== run 1 ==
==> flow/design.v (excerpt) <==
module ellipse_generator
#(
parameter  int  BITS_RES            = 12,             
parameter  int  BITS_RAD            = BITS_RES - 1,   
parameter  bit  USE_ALTERA_IP       = 0               
)
(
  input logic                        clk,               
  input logic                        reset,             
  input logic                        enable,            
  input logic                        run,               
  input logic         [1:0]          quadrant,          
  input logic                        ellipse_filled,    
  input logic  signed [BITS_RES-1:0] Xc,                
  input logic  signed [BITS_RES-1:0] Yc,                
  input logic  signed [BITS_RES-1:0] Xr,                
  input logic  signed [BITS_RES-1:0] Yr,                
  input logic                        ena_pause,         
  output logic                       busy,              
  output logic signed [BITS_RES:0]   X_coord,           
  output logic signed [BITS_RES:0]   Y_coord,           
  output logic                       pixel_data_rdy,    
  output logic                       ellipse_complete   
);
Size in the first run: roughly 41000 um^2 of cells after synthesis.
Settings: LEC_CHECK=0, ABC_AREA=1, CAP_MARGIN=20, CORE_MARGIN=2, CORE_UTILIZATION=72, CTS_CLUSTER_DIAMETER=301, CTS_CLUSTER_SIZE=98, PLACE_DENSITY=0.38, SETUP_SLACK_MARGIN=-0.17, SLEW_MARGIN=20; clock period 3.52 ns.
run.sh (not shown) runs the stock make flow with config.mk's settings and CLKGATE_MAP_FILE=.
global routing (5_1_grt): run 1 exited with error
Input changes introduced in run 2 (baseline for comparison: run 1):
Settings: clearing PLACE_DENSITY, which used to be 0.38; clearing CTS_CLUSTER_SIZE, which used to be 98; clearing SETUP_SLACK_MARGIN, which used to be -0.17; swapping 72 for 57 in CORE_UTILIZATION; clearing CTS_CLUSTER_DIAMETER, which used to be 301; clearing ABC_AREA, which used to be 1; swapping 3.52 for 6.26 in the clock period (ns, I/O delays scaled along).
## What came out
Run 2 had finished all stages when the layout checks came back failing, citing negative setup slack.
In the metrics for run 1 and run 2, the one carrying the higher count of H-tree levels built during CTS is run 2.
Run 2 vs. run 1: area after synthesis down about 10%, part of the Yosys area used for sequential elements up 2.3 points.
For run 3, these inputs were changed with respect to run 2:
Settings: CTS_CLUSTER_DIAMETER newly set to 256; CORE_MARGIN changed from 2 to 6; ABC_AREA newly set to 0; CELL_PAD_IN_SITES_DETAIL_PLACEMENT newly set to 1; CORE_ASPECT_RATIO newly set to 0.54; SLEW_MARGIN changed from 20 to 15; CORE_UTILIZATION changed from 57 to 20; SETUP_SLACK_MARGIN newly set to 1.86; GPL_TIMING_DRIVEN newly set to 0; HOLD_SLACK_MARGIN newly set to 0.11; GPL_ROUTABILITY_DRIVEN newly set to 1.
Findings:
Comparing count of buffers added by post-CTS timing repair for setup for run 2 and run 3, the bigger number came from run 3. Note that the tap cell count recorded for run 2 amounts to 0.35 times the value seen in run 3. Every stage of run 3 finished as expected; the final checks, on the other hand, flagged negative setup slack, which means the layout fails. Looking at wire length, run 3 sits 58% higher than run 2 does. Side by side, non-filler instance count after layout turned out higher in run 3 than in run 2. Initial cell density of the core: higher on run 2. NOTE: final cycle utilization of the critical path in run 3 exceeds that of run 2. In the metrics for run 2 and run 3, the one carrying the higher logic depth of the worst register-to-register path is run 2. Changes observed in run 3 relative to run 2: final critical-path setup slack now smaller, data required time at the worst endpoint comparable.
[inputs] run 4 vs run 3
Settings: a deleted ABC_AREA that had been 0; a deleted CORE_ASPECT_RATIO that had been 0.54; a deleted GPL_TIMING_DRIVEN that had been 0; a deleted GPL_ROUTABILITY_DRIVEN that had been 1; a change of SLEW_MARGIN from 15 to 20; a deleted CELL_PAD_IN_SITES_DETAIL_PLACEMENT that had been 1; a deleted HOLD_SLACK_MARGIN that had been 0.11; a deleted SETUP_SLACK_MARGIN that had been 1.86; a deleted CTS_CLUSTER_DIAMETER that had been 256; a change of CORE_UTILIZATION from 20 to 52; a change of CORE_MARGIN from 6 to 2; a change of the clock period (ns, I/O delays scaled along) from 6.26 to 7.29.
Run 4 vs run 3 — critical path depth dropped by a few percent
Diff run 3 -> run 4: layout buffering overhead excluding clock cells now sits lower.
Run 4 finished every step from synthesis to the final layout, and the layout passed the timing, DRC and antenna checks.
## Diff of input files: run 5 against run 4
Settings: CTS_CLUSTER_SIZE newly set to 25; SETUP_SLACK_MARGIN newly set to -0.58; MAX_ROUTING_LAYER newly set to met4; CORE_UTILIZATION changed from 52 to 72; CTS_CLUSTER_DIAMETER newly set to 376; the clock period (ns, I/O delays scaled along) changed from 7.29 to 5.89.
==> comparison <==
NOTE final net count run 4->run 5 increased by a few percent
When run 5 is set beside run 4, its relative slew slack turns out to be 2.4 points larger.
Final weighted congestion in routability-driven placement delta for run 5 relative to run 4: 0.066 higher
Relative to run 4, the non-clock buffer count measured on run 5 has increased by more than 100%.
Re arrival time at the worst endpoint: run 4 and run 5 aren't equal, and the lower value belongs to run 5.
Relative to run 4, run 5 improves routed wire length.
Run 4 → run 5: worst setup slack -1.11 ns; count of clock-buffer cells in the layout -34.
Although it ran to completion, run 5 produced a layout that fails the final checks because of negative setup slack.
The maximum clock frequency of run 5 is higher than that of run 4.
> inputs changed (run 5 -> run 6)
Settings: CTS_CLUSTER_DIAMETER removed (was 376); MAX_ROUTING_LAYER removed (was met4); PLACE_DENSITY_LB_ADDON newly set to 0.02; ABC_AREA newly set to 1; SETUP_SLACK_MARGIN changed from -0.58 to 1.04; CTS_CLUSTER_SIZE changed from 25 to 14; the clock period (ns, I/O delays scaled along) changed from 5.89 to 7.08.
Findings:
In the reports for run 6 and run 5, the smaller final cell count belongs to run 5.
[compare] base=run 5 new=run 6: synthesized area per cell down 1.5 um^2, critical path depth has increased.
Measured against each other, run 6 and run 5 differ in count of plain and timing-repair buffers in the layout, the lower figure coming from run 6.
Taking run 6 as 1.0, run 5 lands at 0.943 on number of rows created at floorplan.
Run 6 did not stop at any stage, and its layout met the timing, DRC and antenna checks.
Run 6 ends up with a count of inserted tapcells that is 84 higher than in run 5.
Run 6: routed wire length higher than run 5
Run 6 vs run 5: share of the clock period used by the worst path after layout down in run 6
Run 5 vs run 6, launching element of the worst setup path: px[1] vs px[26]
For wire length per cell after detailed routing, dividing the value from run 5 by the value from run 6 gives 0.890.

Setup of lagoon:
Starting RTL as in the previous note.
Settings: LEC_CHECK=0, ABC_AREA=0, CAP_MARGIN=20, CELL_PAD_IN_SITES_DETAIL_PLACEMENT=1, CORE_ASPECT_RATIO=0.54, CORE_MARGIN=6, CORE_UTILIZATION=20, CTS_CLUSTER_DIAMETER=248, GPL_ROUTABILITY_DRIVEN=1, GPL_TIMING_DRIVEN=0, SETUP_SLACK_MARGIN=1.86, SLEW_MARGIN=15; clock period 6.26 ns.
lagoon: flow complete, layout not clean; failing: negative setup slack
### lagoon -> amber
Settings: CTS_CLUSTER_DIAMETER removed (was 248); GPL_TIMING_DRIVEN removed (was 0); CORE_ASPECT_RATIO removed (was 0.54); CELL_PAD_IN_SITES_DETAIL_PLACEMENT removed (was 1); ABC_AREA removed (was 0); GPL_ROUTABILITY_DRIVEN removed (was 1); SETUP_SLACK_MARGIN removed (was 1.86); SLEW_MARGIN changed from 15 to 20; CORE_UTILIZATION changed from 20 to 40; CORE_MARGIN changed from 6 to 2; the clock period (ns, I/O delays scaled along) changed from 6.26 to 7.29.
## What came out
Out of amber and lagoon, the only run to close with the timing, DRC and antenna checks passing was amber. Every stage of lagoon finished as expected; the final checks, on the other hand, flagged negative setup slack, which means the layout fails. Diff lagoon -> amber: global-route usage went up; final core utilization went up; register area went down. Relative to lagoon, number of fill cells has gone down in amber. There was hardly any difference in minimum hold slack between amber and lagoon. Proportion of cell area occupied by registers in amber is 3.2 points above lagoon. Number of buffer and inverter stages on the critical path: amber vs lagoon down 1.
Here is what was changed in the inputs of garnet compared with amber.
Settings: an added CORE_ASPECT_RATIO of 0.54; an added GPL_TIMING_DRIVEN of 0; a change of CORE_UTILIZATION from 40 to 57; a change of SLEW_MARGIN from 20 to 15; a change of the clock period (ns, I/O delays scaled along) from 7.29 to 6.26.
--- outcome ---
In garnet the implementation ran to completion but is not tape-out ready, as the final checks report negative setup slack. garnet against amber: minimum clock period after layout now sits higher. As far as net count of the mapped netlist goes, garnet and amber are indistinguishable; the numbers are identical. A global routing's busiest layer of met1 is what garnet shows, while met2 belongs to amber.
[inputs] xenon vs garnet
Settings: an added PLACE_DENSITY_LB_ADDON of 0.01; a deleted GPL_TIMING_DRIVEN that had been 0; a deleted CORE_ASPECT_RATIO that had been 0.54; an added CTS_CLUSTER_DIAMETER of 241; an added ABC_AREA of 1; a change of SLEW_MARGIN from 15 to 20; a change of CORE_UTILIZATION from 57 to 72; a change of the clock period (ns, I/O delays scaled along) from 6.26 to 5.78.
Findings:
Of xenon and garnet, garnet shows the lower number of rows in the core area, with xenon above it. Re sequential cell count: no difference whatsoever between xenon and garnet. In the flow results for xenon and garnet, the area share of xor/xnor cells in the synthesized design is larger on garnet. xenon against garnet: worst setup slack for register-to-register paths rose 0.89 ns, maximum number of pins on one net before global-route repair up 152. Comparing xenon and garnet, count of plain and timing-repair buffers in the layout is higher on xenon. Against garnet as the reference, xenon delivers a lower portion of the clock cycle consumed by the worst path in the final layout. Sort xenon and garnet by data arrival time at the worst-slack endpoint asc -> top: xenon. Completing all stages was not enough for xenon: its layout failed the final checks because of negative setup slack. The layout from garnet, despite a flow that completed every stage, fails the layout checks, with the failing checks listed as negative setup slack. Actual slew at the worst max-slew pin was lower in xenon than in garnet.
Edits applied to the flow inputs when going from xenon to yarrow:
Settings: removing CTS_CLUSTER_DIAMETER (formerly 241); setting TNS_END_PERCENT to 5 for the first time; removing ABC_AREA (formerly 1); changing CORE_UTILIZATION from 72 to 58; removing PLACE_DENSITY_LB_ADDON (formerly 0.01); changing the clock period (ns, I/O delays scaled along) from 5.78 to 7.5.
==> comparison <==
yarrow: full flow OK, the timing, DRC and antenna checks passed. Relative to xenon, yarrow improves final standard cell area without fillers. Relative to xenon, the net count after synthesis measured on yarrow has decreased by more than 10%. Taking xenon as the reference point, the post-route fraction of the period consumed by the critical path of yarrow falls by 7.1 points. Diff xenon -> yarrow: register-to-register slack went up by 0.48 ns, number of buffers other than clock buffers in the final layout shows a reduction of about 70%, proportion of final cell area spent on non-clock buffers now sits lower.
